==> inputs of try-quartz <==
==> flow/design.v <==
module averager
    #(parameter int
        power = 8,  
        N = 12)     
    (
        input logic clk,
        reset,
        EN,
        input logic [N-1:0] Din,    
        output logic [N-1:0] Q      
    );
    logic [N-1:0] REG_ARRAY [2**power:1];
    logic [power+N-1:0] sum;
    assign Q = sum[power+N-1:power];
    always_ff @(posedge clk) begin
        if (reset) begin
            sum <= 0;
            for (int j = 1; j <= 2**power; j++) begin
                REG_ARRAY[j] <= 0;
            end
        end
        else if (EN) begin
            sum <= sum + Din - REG_ARRAY[2**power];
            for (int j = 2**power; j > 1; j--) begin
                REG_ARRAY[j] <= REG_ARRAY[j-1];
            end
            REG_ARRAY[1] <= Din;
        end
    end
endmodule
module adc_processing #(
    parameter int SCALING_FACTOR = 310866,
    parameter int SHIFT_FACTOR   = 19,
    parameter int NEGATIVE_FACTOR = 12
) (
    input  logic        clk,
    input  logic        reset,
    input  logic        ready,
    input  logic [15:0] data,
    output logic [15:0] ave_data,
    output logic [15:0] scaled_adc_data
);
    localparam int SCALING_FACTOR_WIDTH = $clog2(SCALING_FACTOR) + 1;
    localparam int INTERMEDIATE_WIDTH = 16 + SCALING_FACTOR_WIDTH;
    logic [INTERMEDIATE_WIDTH-1:0] scaled_adc_data_temp; 
    logic [15:0] scaled_adc_data_pipe;
    averager #(
        .power(8),  
        .N(16)      
    ) AVERAGER (
        .reset(reset),
        .clk(clk),
        .EN(ready),
        .Din(data),
        .Q(ave_data)
    );
    always_ff @(posedge clk) begin
        if (reset) begin
            scaled_adc_data <= 0;
            scaled_adc_data_temp <= 0;
            scaled_adc_data_pipe <= 0;
        end
        else if (ready) begin
            scaled_adc_data_temp <= ave_data * SCALING_FACTOR;             
            scaled_adc_data_pipe <= scaled_adc_data_temp >> SHIFT_FACTOR;  
            scaled_adc_data      <= scaled_adc_data_pipe - 12;             
        end                                                
    end                                                    
endmodule
==> flow/run.sh <==
#!/bin/bash
# the make line also repeats each setting of config.mk as NAME=value (left out here)
make -C /OpenROAD-flow-scripts/flow DESIGN_CONFIG=/design/flow/config.mk WORK_HOME=/design/flow/orfs CLKGATE_MAP_FILE= finish
==> flow/config.mk <==
export PLATFORM = sky130hd
export DESIGN_NAME = adc_processing
export DESIGN_NICKNAME = adc_processing
export VERILOG_FILES = /design/flow/design.v
export SDC_FILE = /design/flow/constraint.sdc
export NUM_CORES = 4
export LEC_CHECK = 0
export ABC_AREA = 1
export CAP_MARGIN = 20
export CORE_ASPECT_RATIO = 1.17
export CORE_MARGIN = 2
export CORE_UTILIZATION = 72
export CTS_CLUSTER_SIZE = 14
export GPL_ROUTABILITY_DRIVEN = 0
export PLACE_DENSITY_LB_ADDON = 0.11
export SETUP_SLACK_MARGIN = 0.25
export SLEW_MARGIN = 25
==> flow/constraint.sdc <==
create_clock -name core_clock -period 3.84 [get_ports {clk}]
set_input_delay 0.7680 -clock core_clock [delete_from_list [all_inputs] [get_ports {clk}]]
set_output_delay 0.7680 -clock core_clock [all_outputs]
set_load 0.01 [all_outputs]
==> inputs of try-violet, as changes to try-quartz <==
- ABC_AREA: 1 -> default
- CORE_ASPECT_RATIO: 1.17 -> default
- CTS_CLUSTER_SIZE: 14 -> default
- GPL_ROUTABILITY_DRIVEN: 0 -> default
- PLACE_DENSITY_LB_ADDON: 0.11 -> 0.0
- SETUP_SLACK_MARGIN: 0.25 -> 1.3
- SLEW_MARGIN: 25 -> 20
==> flow/constraint.sdc (replaced) <==
create_clock -name core_clock -period 4.43 [get_ports {clk}]
set_input_delay 0.8860 -clock core_clock [delete_from_list [all_inputs] [get_ports {clk}]]
set_output_delay 0.8860 -clock core_clock [all_outputs]
set_load 0.01 [all_outputs]
==> comparison <==
try-violet completed and failed the layout checks on setup timing. try-quartz reached the layout checks and failed them: setup timing.
Sequential cell count is the same in try-quartz and try-violet.
Of try-violet and try-quartz, try-quartz has the higher total power (gap 15%, measured against try-quartz).
In try-violet the area after synthesis is larger than in try-quartz, by 0.81%.
Of try-quartz and try-violet, try-quartz has the higher non-clock buffer count (gap 104).
Against try-quartz, the final cell count of try-violet is smaller by 21%.
==> figures <==
|  | try-violet | try-quartz |
|---|---|---|
| Outcome | complete, but fails checks | complete, but fails checks |
| Violated checks | setup timing | setup timing |
| Final Power | 99.0 mW | 116 mW |
| Vias per std cell | 5.33 | 5.33 |
| Count of fill cells added during filler insertion | 12,680 | 14,230 |
| Post_cts resized | 44 | 47 |
| Estimated wirelength of the detail-placed design | 140 mm | 150 mm |
| Insertion delay of the later-clocked pin in the worst-skew pair | 1.00 ns | 0.96 ns |
| Internal power | 70.9 mW | 80.5 mW |
| Period minus WS final | 5.24 ns | 4.86 ns |
| Cell variety after synth | 66 | 33 |
| Peak supply drop | 0.00140 V | 0.00198 V |
| Xor-xnor portion of the synthesized cell area | 0.00208 | 0.000816 |
Power is estimated from default activity; no workload was simulated.
